onyx:
Design system, start of the top module:
module system
  #(parameter WIDTH = 24)
   (input aclk,
    input aresetn,
    input [WIDTH-1:0] s_axis_tdata,
    input s_axis_tvalid,
    output s_axis_tready,
    input s_axis_tlast,
    input [3:0] s_axis_tuser,
    output [2*WIDTH-1:0] m_axis_tdata,
    output m_axis_tvalid,
    input m_axis_tready,
    output m_axis_tlast,
    output [3:0] m_axis_tuser);
==> flow/config.mk <==
export PLATFORM = sky130hd
export DESIGN_NAME = system
export DESIGN_NICKNAME = system
export VERILOG_FILES = /design/flow/design.v
export SDC_FILE = /design/flow/constraint.sdc
export NUM_CORES = 4
export LEC_CHECK = 0
export ABC_AREA = 1
export CAP_MARGIN = 20
export CORE_ASPECT_RATIO = 0.69
export CORE_MARGIN = 2
export CORE_UTILIZATION = 72
export CTS_CLUSTER_DIAMETER = 371
export CTS_CLUSTER_SIZE = 98
export PLACE_DENSITY = 0.78
export SETUP_SLACK_MARGIN = 0.37
export SLEW_MARGIN = 20
export TNS_END_PERCENT = 5
==> flow/constraint.sdc <==
create_clock -name core_clock -period 1.99 [get_ports {aclk}]
set_input_delay 0.3980 -clock core_clock [delete_from_list [all_inputs] [get_ports {aclk}]]
set_output_delay 0.3980 -clock core_clock [all_outputs]
set_load 0.01 [all_outputs]
run.sh (not shown) runs the stock make flow with config.mk's settings and CLKGATE_MAP_FILE=.
The log for onyx ends in global routing (5_1_grt) with error DPL-0038, so the run never completed.
--- input diff onyx..quartz ---
Settings: CORE_UTILIZATION now 70, was 72; PLACE_DENSITY no longer set, was 0.78; TNS_END_PERCENT no longer set, was 5; CTS_CLUSTER_DIAMETER no longer set, was 371; CAP_MARGIN now 40, was 20; SETUP_SLACK_MARGIN no longer set, was 0.37; CORE_ASPECT_RATIO no longer set, was 0.69; CTS_CLUSTER_SIZE no longer set, was 98; the clock period (ns, I/O delays scaled along) now 2.06, was 1.99.
The remaining runs in onyx and quartz completed every stage, whereas onyx halted early.
On number of buffers created by CTS, onyx tracks quartz almost exactly.
In the metrics for onyx and quartz, the one carrying the higher detailed placer's ending HPWL is onyx.
quartz vs onyx: row count up by more than a quarter

* * *

Starting RTL as in the previous note.
clock: 4.0 ns
lec_check: 0
cap_margin: 0
core_margin: 6
core_utilization: 56
cts_cluster_diameter: 287
cts_cluster_size: 87
place_density: 0.35
setup_slack_margin: 0.95
slew_margin: 20
tns_end_percent: 15
The first run finished clean.
Rerun with:
Settings changed: CAP_MARGIN 0 to 20, CORE_MARGIN 6 to 2, CORE_UTILIZATION 56 to 40, CTS_CLUSTER_DIAMETER 287 to default, CTS_CLUSTER_SIZE 87 to default, PLACE_DENSITY 0.35 to default, SETUP_SLACK_MARGIN 0.95 to default, TNS_END_PERCENT 15 to default.
Clock period 4.0 ns to 2.78 ns, I/O delays scaled along.
Final area grows by 2.7%.
Wire length grows by 2.0%.
Count of clock-buffer cells in the layout fell by 2.
Setup slack loses 0.72 ns.
Register-to-register slack loses 1.2 ns.
Final cell count rose by 6.7%.
Synthesized cell count stays the same.
Synthesized area is unchanged.
Sequential cell count stays the same.
Total power went up by 55%.
Rerun with:
Settings changed: CAP_MARGIN 20 to 40, CORE_UTILIZATION 40 to 66, HOLD_SLACK_MARGIN from default to 0.28.
Clock period 2.78 ns to 1.67 ns, I/O delays scaled along.
Outcome: The changed run did not get past global routing (5_1_grt) on DPL-0038; die size came out lower by well over a third; area after synthesis does not change; synthesized cell count stays the same.
Rerun with:
Settings changed: CAP_MARGIN 40 to 0, HOLD_SLACK_MARGIN 0.28 to -0.09.
Clock period 1.67 ns to 1.6 ns, I/O delays scaled along.
After rerunning: With this change the flow died in clock tree synthesis (4_1_cts); synthesized area stays the same; die area stays the same; synthesized cell count does not change.

* * *

== wip/maple ==
The RTL this note starts from:
==> flow/design.v <==
`timescale 1ns / 1ps
module scrambler
 #(parameter WIDTH = 32,
   parameter SEED = 7'b1111111)
  (input aclk,
   input aresetn,
   input [WIDTH-1:0] s_axis_tdata,
   input [3:0] s_axis_tuser,
   input s_axis_tvalid,
   output s_axis_tready,
   input s_axis_tlast,
   output reg [WIDTH-1:0] m_axis_tdata,
   output reg [3:0] m_axis_tuser,
   output reg m_axis_tvalid,
   input m_axis_tready,
   output reg m_axis_tlast);
  localparam TAIL_MASK = {{7{1'b0}}, {(WIDTH-7){1'b1}}};
  wire axis_tready_int = m_axis_tready;
  assign s_axis_tready = axis_tready_int;
  wire m_handshake = m_axis_tvalid && axis_tready_int;
  wire s_handshake = s_axis_tvalid && axis_tready_int;
  reg [6:0] lfsr;
  wire [WIDTH-1:0] fb;
  genvar i;
  generate
    for (i = 0; i < WIDTH; i = i + 1) begin : gen_feedback
      if (i < 4)
        assign fb[i] = lfsr[i+3] ^ lfsr[i];
      else if (i < 7)
        assign fb[i] = lfsr[i] ^ fb[i-4];
      else
        assign fb[i] = fb[i-7] ^ fb[i-4];
    end
  endgenerate
  always @(posedge aclk)
    if (~aresetn) begin
      m_axis_tdata <= {WIDTH{1'b0}};
      m_axis_tuser <= 4'h0;
      m_axis_tlast <= 1'b0;
      m_axis_tvalid <= 1'b0;
    end
    else if (s_handshake) begin
      if (s_axis_tlast)
        m_axis_tdata <= (s_axis_tdata ^ fb) & TAIL_MASK;
      else
        m_axis_tdata <= s_axis_tdata ^ fb;
      m_axis_tuser <= s_axis_tuser;
      m_axis_tlast <= s_axis_tlast;
      m_axis_tvalid <= 1'b1;
    end
    else if (m_handshake)
      m_axis_tvalid <= 1'b0;
  always @(posedge aclk)
    if (~aresetn)
      lfsr <= SEED;
    else if (s_handshake)
      lfsr <= fb[WIDTH-1:WIDTH-7];
endmodule
`timescale 1ns / 1ps
module encoder
 #(parameter WIDTH = 24)
  (input aclk,
   input aresetn,
   input [WIDTH-1:0] s_axis_tdata,
   input [3:0] s_axis_tuser,
   input s_axis_tvalid,
   output s_axis_tready,
   input s_axis_tlast,
   output reg [2*WIDTH-1:0] m_axis_tdata,
   output reg [3:0] m_axis_tuser,
   output reg m_axis_tvalid,
   input m_axis_tready,
   output reg m_axis_tlast);
  localparam HISTSIZE = 6;
  wire axis_tready_int = m_axis_tready;
  assign s_axis_tready = axis_tready_int;
  wire m_handshake = m_axis_tvalid && axis_tready_int;
  wire s_handshake = s_axis_tvalid && axis_tready_int;
  reg [2*WIDTH-1:0] m_axis_tdata_int;
  wire [WIDTH-1:0] g0;
  wire [WIDTH-1:0] g1;
  wire [2*WIDTH-1:0] hr;
  wire [2*WIDTH-1:0] tfr;
  wire [2*WIDTH-1:0] ttr;
  reg [HISTSIZE-1:0] history;
  wire [WIDTH+HISTSIZE-1:0] operand = {s_axis_tdata, history};
  genvar i;
  generate
    for (i = 0; i < WIDTH; i = i + 1) begin : gen_poly
      assign g0[i] = operand[i+6] ^ operand[i+4] ^ operand[i+3] ^ operand[i+1] ^ operand[i];
      assign g1[i] = g0[i] ^ operand[i+5] ^ operand[i+1];
    end
    for (i = 0; i < 2*WIDTH-1; i = i + 2) begin : gen_half_rate
      assign hr[i]   = g0[i/2];
      assign hr[i+1] = g1[i/2];
    end
    for (i = 0; i < 3*WIDTH/2-2; i = i + 3) begin : gen_two_thirds
      assign ttr[i]   = g0[2*(i/3)];
      assign ttr[i+1] = g1[2*(i/3)];
      assign ttr[i+2] = g0[2*(i/3)+1];
    end
    for (i = 0; i < 4*WIDTH/3-3; i = i + 4) begin : gen_three_fourths
      assign tfr[i]   = g0[i-i/4];
      assign tfr[i+1] = g1[i-i/4];
      assign tfr[i+2] = g0[i-i/4+1];
      assign tfr[i+3] = g1[i-i/4+2];
    end
  endgenerate
  assign ttr[2*WIDTH-1:3*WIDTH/2] = 0;
  assign tfr[2*WIDTH-1:4*WIDTH/3] = 0;
  always @*
    case (s_axis_tuser)
      4'b1111, 4'b0111, 4'b1011, 4'b0011:
        m_axis_tdata_int = tfr;
      4'b0001:
        m_axis_tdata_int = ttr;
      default:
        m_axis_tdata_int = hr;
    endcase
  always @(posedge aclk)
    if (~aresetn) begin
      m_axis_tdata <= {2*WIDTH{1'b0}};
      m_axis_tuser <= 4'h0;
      m_axis_tlast <= 1'b0;
      m_axis_tvalid <= 1'b0;
    end
    else if (s_handshake) begin
      m_axis_tdata <= m_axis_tdata_int;
      m_axis_tuser <= s_axis_tuser;
      m_axis_tlast <= s_axis_tlast;
      m_axis_tvalid <= 1'b1;
    end
    else if (m_handshake)
      m_axis_tvalid <= 1'b0;
  always @(posedge aclk)
    if (~aresetn)
      history <= {HISTSIZE{1'b0}};
    else if (s_handshake)
      history <= s_axis_tdata[WIDTH-1:WIDTH-HISTSIZE];
endmodule
`timescale 1ns / 1ps
module system
  #(parameter WIDTH = 24)
   (input aclk,
    input aresetn,
    input [WIDTH-1:0] s_axis_tdata,
    input s_axis_tvalid,
    output s_axis_tready,
    input s_axis_tlast,
    input [3:0] s_axis_tuser,
    output [2*WIDTH-1:0] m_axis_tdata,
    output m_axis_tvalid,
    input m_axis_tready,
    output m_axis_tlast,
    output [3:0] m_axis_tuser);
    localparam SEED = 7'b1011101;
    wire [WIDTH-1:0] s2e_tdata;
    wire s2e_tvalid;
    wire s2e_tready;
    wire s2e_tlast;
    wire [3:0] s2e_tuser;
    scrambler #(.WIDTH(WIDTH), .SEED(SEED)) scrambler_i(
        .aclk(aclk),
        .aresetn(aresetn),
        .s_axis_tdata(s_axis_tdata),
        .s_axis_tvalid(s_axis_tvalid),
        .s_axis_tready(s_axis_tready),
        .s_axis_tuser(s_axis_tuser),
        .s_axis_tlast(s_axis_tlast),
        .m_axis_tdata(s2e_tdata),
        .m_axis_tvalid(s2e_tvalid),
        .m_axis_tready(s2e_tready),
        .m_axis_tuser(s2e_tuser),
        .m_axis_tlast(s2e_tlast)
    );
    encoder #(.WIDTH(WIDTH)) encoder_i(
        .aclk(aclk),
        .aresetn(aresetn),
        .s_axis_tdata(s2e_tdata),
        .s_axis_tvalid(s2e_tvalid),
        .s_axis_tready(s2e_tready),
        .s_axis_tuser(s2e_tuser),
        .s_axis_tlast(s2e_tlast),
        .m_axis_tdata(m_axis_tdata),
        .m_axis_tvalid(m_axis_tvalid),
        .m_axis_tready(m_axis_tready),
        .m_axis_tuser(m_axis_tuser),
        .m_axis_tlast(m_axis_tlast)
    );
endmodule
clock: 3.02 ns
lec_check: 0
abc_area: 1
cap_margin: 35
cell_pad_in_sites_detail_placement: 1
cell_pad_in_sites_global_placement: 3
core_margin: 2
core_utilization: 17
cts_cluster_diameter: 351
gpl_routability_driven: 0
gpl_timing_driven: 0
hold_slack_margin: 0.23
max_routing_layer: met4
min_routing_layer: met2
place_density_lb_addon: 0.02
setup_slack_margin: -0.16
slew_margin: 5
tns_end_percent: 5
wip/maple finished every stage and its layout cleared the timing, DRC and antenna checks.
Changes in wip/ember relative to wip/maple:
==> flow/config.mk <==
export PLATFORM = sky130hd
export DESIGN_NAME = system
export DESIGN_NICKNAME = system
export VERILOG_FILES = /design/flow/design.v
export SDC_FILE = /design/flow/constraint.sdc
export NUM_CORES = 4
export LEC_CHECK = 0
export ABC_AREA = 1
export CAP_MARGIN = 20
export CORE_MARGIN = 2
export CORE_UTILIZATION = 66
export HOLD_SLACK_MARGIN = 0.29
export SLEW_MARGIN = 20
==> flow/constraint.sdc <==
create_clock -name core_clock -period 1.81 [get_ports {aclk}]
set_input_delay 0.3620 -clock core_clock [delete_from_list [all_inputs] [get_ports {aclk}]]
set_output_delay 0.3620 -clock core_clock [all_outputs]
set_load 0.01 [all_outputs]
--- outcome ---
From wip/maple to wip/ember the numbers moved as follows: number of cell rows -34, met3 layer wire length in the routed design -89%, share of total power consumed by net switching ~0 delta.
In wip/ember, final design area excluding fillers is lower than in wip/maple.
The average wire per cell in the routed design number comes out higher for wip/maple vs wip/ember.
Summary of wip/ember over wip/maple: wire length after detailed routing lost about 40%; via count decreased by 2000 relative to the old numbers.
Wire length of the first global-routing pass was higher in the run labelled wip/maple.
Taking wip/ember over wip/maple, the die size ratio works out to 0.27.
diff inputs: wip/ember => wip/amber
diff --git a/flow/config.mk b/flow/config.mk
--- a/flow/config.mk
+++ b/flow/config.mk
@@ -6,8 +6,7 @@
 export NUM_CORES = 4
 export LEC_CHECK = 0
-export ABC_AREA = 1
-export CAP_MARGIN = 20
+export CAP_MARGIN = 40
 export CORE_MARGIN = 2
 export CORE_UTILIZATION = 66
-export HOLD_SLACK_MARGIN = 0.29
+export HOLD_SLACK_MARGIN = 0.3
 export SLEW_MARGIN = 20
==> flow/constraint.sdc <==
create_clock -name core_clock -period 1.67 [get_ports {aclk}]
set_input_delay 0.3340 -clock core_clock [delete_from_list [all_inputs] [get_ports {aclk}]]
set_output_delay 0.3340 -clock core_clock [all_outputs]
set_load 0.01 [all_outputs]
--- outcome ---
wip/amber failed in 5_1_grt with DPL-0038.
As far as boundary pin count is concerned, wip/amber and wip/ember perform about the same.
Where post-placement worst setup slack is concerned, wip/ember is better than wip/amber.
The placed instance count in wip/amber was lower than what wip/ember gave.
Max cell total in the yosys stat output across wip/amber and wip/ember: wip/ember
Compared with wip/ember, in wip/amber chip area line of the yosys report has decreased; synthesized area has decreased.
Taking wip/ember as the reference, in wip/amber fraction of the yosys area taken by sequential cells has increased; total number of placement rows decreased about 3%; die height decreased by 0.73 um relative to the old numbers; mux contribution to synthesized area rose 0.17 points.
When wip/amber is measured against wip/ember, its die area turns out 1.4% lower.
### wip/amber -> wip/raven
diff --git a/flow/config.mk b/flow/config.mk
--- a/flow/config.mk
+++ b/flow/config.mk
@@ -6,7 +6,8 @@
 export NUM_CORES = 4
 export LEC_CHECK = 0
-export CAP_MARGIN = 40
+export CAP_MARGIN = 0
 export CORE_MARGIN = 2
 export CORE_UTILIZATION = 66
-export HOLD_SLACK_MARGIN = 0.3
+export CTS_CLUSTER_DIAMETER = 30
+export SETUP_SLACK_MARGIN = 0.67
 export SLEW_MARGIN = 20
==> flow/constraint.sdc <==
create_clock -name core_clock -period 2.34 [get_ports {aclk}]
set_input_delay 0.4680 -clock core_clock [delete_from_list [all_inputs] [get_ports {aclk}]]
set_output_delay 0.4680 -clock core_clock [all_outputs]
set_load 0.01 [all_outputs]
Findings:
- Comparing wip/amber against wip/raven, there is no change at all in count of clock tree sinks.
- In the reports for wip/amber and wip/raven, the smaller count of buffers added by post-CTS timing repair for setup belongs to wip/amber.
- wip/raven completed end to end with timing, DRC and antenna clean.
- wip/amber never completed, since it errored out during 5_1_grt.
- Taking wip/amber over wip/raven, the cell area reported after detailed placement ratio works out to 1.11.
Power figures rest on the tool's default switching activity, not on a simulated workload.
